// isc_cpu_top
module isc_cpu_top
(
     clk_i
    ,rst_i
    ,rst_rom_i
    ,mode_sel_i
    ,en_w_rom_i
    ,w_rom_addr_i
    ,w_rom_data_i
    ,instruction_i
    ,reg_watcher_o
    ,pc_o
    ,wb_en_o
    ,wb_addr_1_o
    ,wb_data_1_o
    ,wb_addr_2_o
    ,wb_data_2_o
);
clock: 46.2 ns
lec_check: 0
abc_area: 1
cap_margin: 10
cell_pad_in_sites_detail_placement: 2
core_margin: 7
core_utilization: 60
cts_cluster_diameter: 70
cts_cluster_size: 94
gpl_routability_driven: 1
gpl_timing_driven: 1
min_routing_layer: met2
place_density_lb_addon: 0.23
slew_margin: 20
run.sh (not shown) runs the stock make flow with config.mk's settings and CLKGATE_MAP_FILE=.
The first run never finished: it broke off in 3_5_place_dp.
==> next run, changes <==
ABC_AREA = unset   (was 1)
CAP_MARGIN = 20   (was 10)
CELL_PAD_IN_SITES_DETAIL_PLACEMENT = unset   (was 2)
CORE_MARGIN = 2   (was 7)
CORE_UTILIZATION = 59   (was 60)
CTS_CLUSTER_DIAMETER = unset   (was 70)
CTS_CLUSTER_SIZE = unset   (was 94)
GPL_ROUTABILITY_DRIVEN = unset   (was 1)
GPL_TIMING_DRIVEN = unset   (was 1)
MIN_ROUTING_LAYER = unset   (was met2)
PLACE_DENSITY = 0.6   (was unset)
PLACE_DENSITY_LB_ADDON = unset   (was 0.23)
clock period = 19.2 ns   (was 46.2 ns; I/O delays follow)
Effect:
- This time the run ran to the end with violations: negative setup slack
- die size fell by 1.1%
- synthesized area rose by 2.4%
- synthesized cell count fell by 23%
==> next run, changes <==
CORE_UTILIZATION = 40   (was 59)
clock period = 40.0 ns   (was 19.2 ns; I/O delays follow)
Outcome: The new run passed the timing, design-rule and antenna checks; first-iteration DRC count goes down by 8.7%; final area goes down by about 4%; routed wire length goes down by about 1%; utilization goes down by 24 points; die area goes up by about 47%; hold slack gains 3.4 ps.
==> next run, changes <==
CORE_ASPECT_RATIO = 1.02   (was unset)
CORE_MARGIN = 8   (was 2)
CTS_CLUSTER_SIZE = 67   (was unset)
HOLD_SLACK_MARGIN = 0.06   (was unset)
PLACE_DENSITY = unset   (was 0.6)
SETUP_SLACK_MARGIN = -1.46   (was unset)
=> Routed wire length stays flat. Non-clock buffer count falls by 1. Final cell count goes up by 0.38%. Global-route usage drops by 1.5 points. Synthesized area does not change. Via count stays flat.

* * *

Starting RTL as in the previous note.
Settings: LEC_CHECK=0, CAP_MARGIN=20, CORE_MARGIN=2, CORE_UTILIZATION=10, PLACE_DENSITY=0.6, SLEW_MARGIN=20; clock period 42.9 ns.
Rerun with:
--- a/flow/config.mk
+++ b/flow/config.mk
@@ -8,5 +8,8 @@
 export CAP_MARGIN = 20
 export CORE_MARGIN = 2
-export CORE_UTILIZATION = 10
-export PLACE_DENSITY = 0.6
+export CORE_UTILIZATION = 72
+export HOLD_SLACK_MARGIN = -0.09
+export PLACE_DENSITY = 0.66
+export SETUP_SLACK_MARGIN = 2.7
 export SLEW_MARGIN = 20
+export TNS_END_PERCENT = 5
==> flow/constraint.sdc (replaced) <==
create_clock -name core_clock -period 19.4 [get_ports {clk_i}]
set_input_delay 3.8800 -clock core_clock [delete_from_list [all_inputs] [get_ports {clk_i}]]
set_output_delay 3.8800 -clock core_clock [all_outputs]
set_load 0.01 [all_outputs]
What happened: With this change the flow failed in global routing on GRT-0228. Synthesized area does not change. Die area is lower by well over a third. Synthesized cell count does not change.
Rerun with:
--- a/flow/config.mk
+++ b/flow/config.mk
@@ -6,9 +6,10 @@
 export NUM_CORES = 4
 export LEC_CHECK = 0
-export CAP_MARGIN = 20
+export CAP_MARGIN = 15
 export CORE_MARGIN = 2
 export CORE_UTILIZATION = 72
+export CTS_CLUSTER_SIZE = 45
 export HOLD_SLACK_MARGIN = -0.09
-export PLACE_DENSITY = 0.66
+export PLACE_DENSITY = 0.62
 export SETUP_SLACK_MARGIN = 2.7
 export SLEW_MARGIN = 20
==> flow/constraint.sdc (replaced) <==
create_clock -name core_clock -period 19.7 [get_ports {clk_i}]
set_input_delay 3.9400 -clock core_clock [delete_from_list [all_inputs] [get_ports {clk_i}]]
set_output_delay 3.9400 -clock core_clock [all_outputs]
set_load 0.01 [all_outputs]
Outcome:
- The new run finished but fails on negative setup slack
- synthesized cell count does not change
- synthesized area does not change
- die size is unchanged
Rerun with:
==> flow/config.mk (replaced) <==
export PLATFORM = sky130hd
export DESIGN_NAME = isc_cpu_top
export DESIGN_NICKNAME = isc_cpu_top
export VERILOG_FILES = /design/flow/design.v
export SDC_FILE = /design/flow/constraint.sdc
export NUM_CORES = 4
export LEC_CHECK = 0
export CAP_MARGIN = 20
export CORE_MARGIN = 2
export CORE_UTILIZATION = 62
export CTS_CLUSTER_DIAMETER = 262
export PLACE_DENSITY = 0.6
export SLEW_MARGIN = 20
==> flow/constraint.sdc (replaced) <==
create_clock -name core_clock -period 13.8 [get_ports {clk_i}]
set_input_delay 2.7600 -clock core_clock [delete_from_list [all_inputs] [get_ports {clk_i}]]
set_output_delay 2.7600 -clock core_clock [all_outputs]
set_load 0.01 [all_outputs]
Outcome:
- The new run completed and failed the layout checks on negative setup slack
- synthesized cell count does not change
- setup slack gets worse by 6.1 ns
- core utilization shrinks by 10 points
- critical path depth grows by 3
- synthesized area is unchanged
- via count is lower by 6.3%
- global-route usage fell by 9.5 points
- count of clock-buffer cells in the layout went up by 9
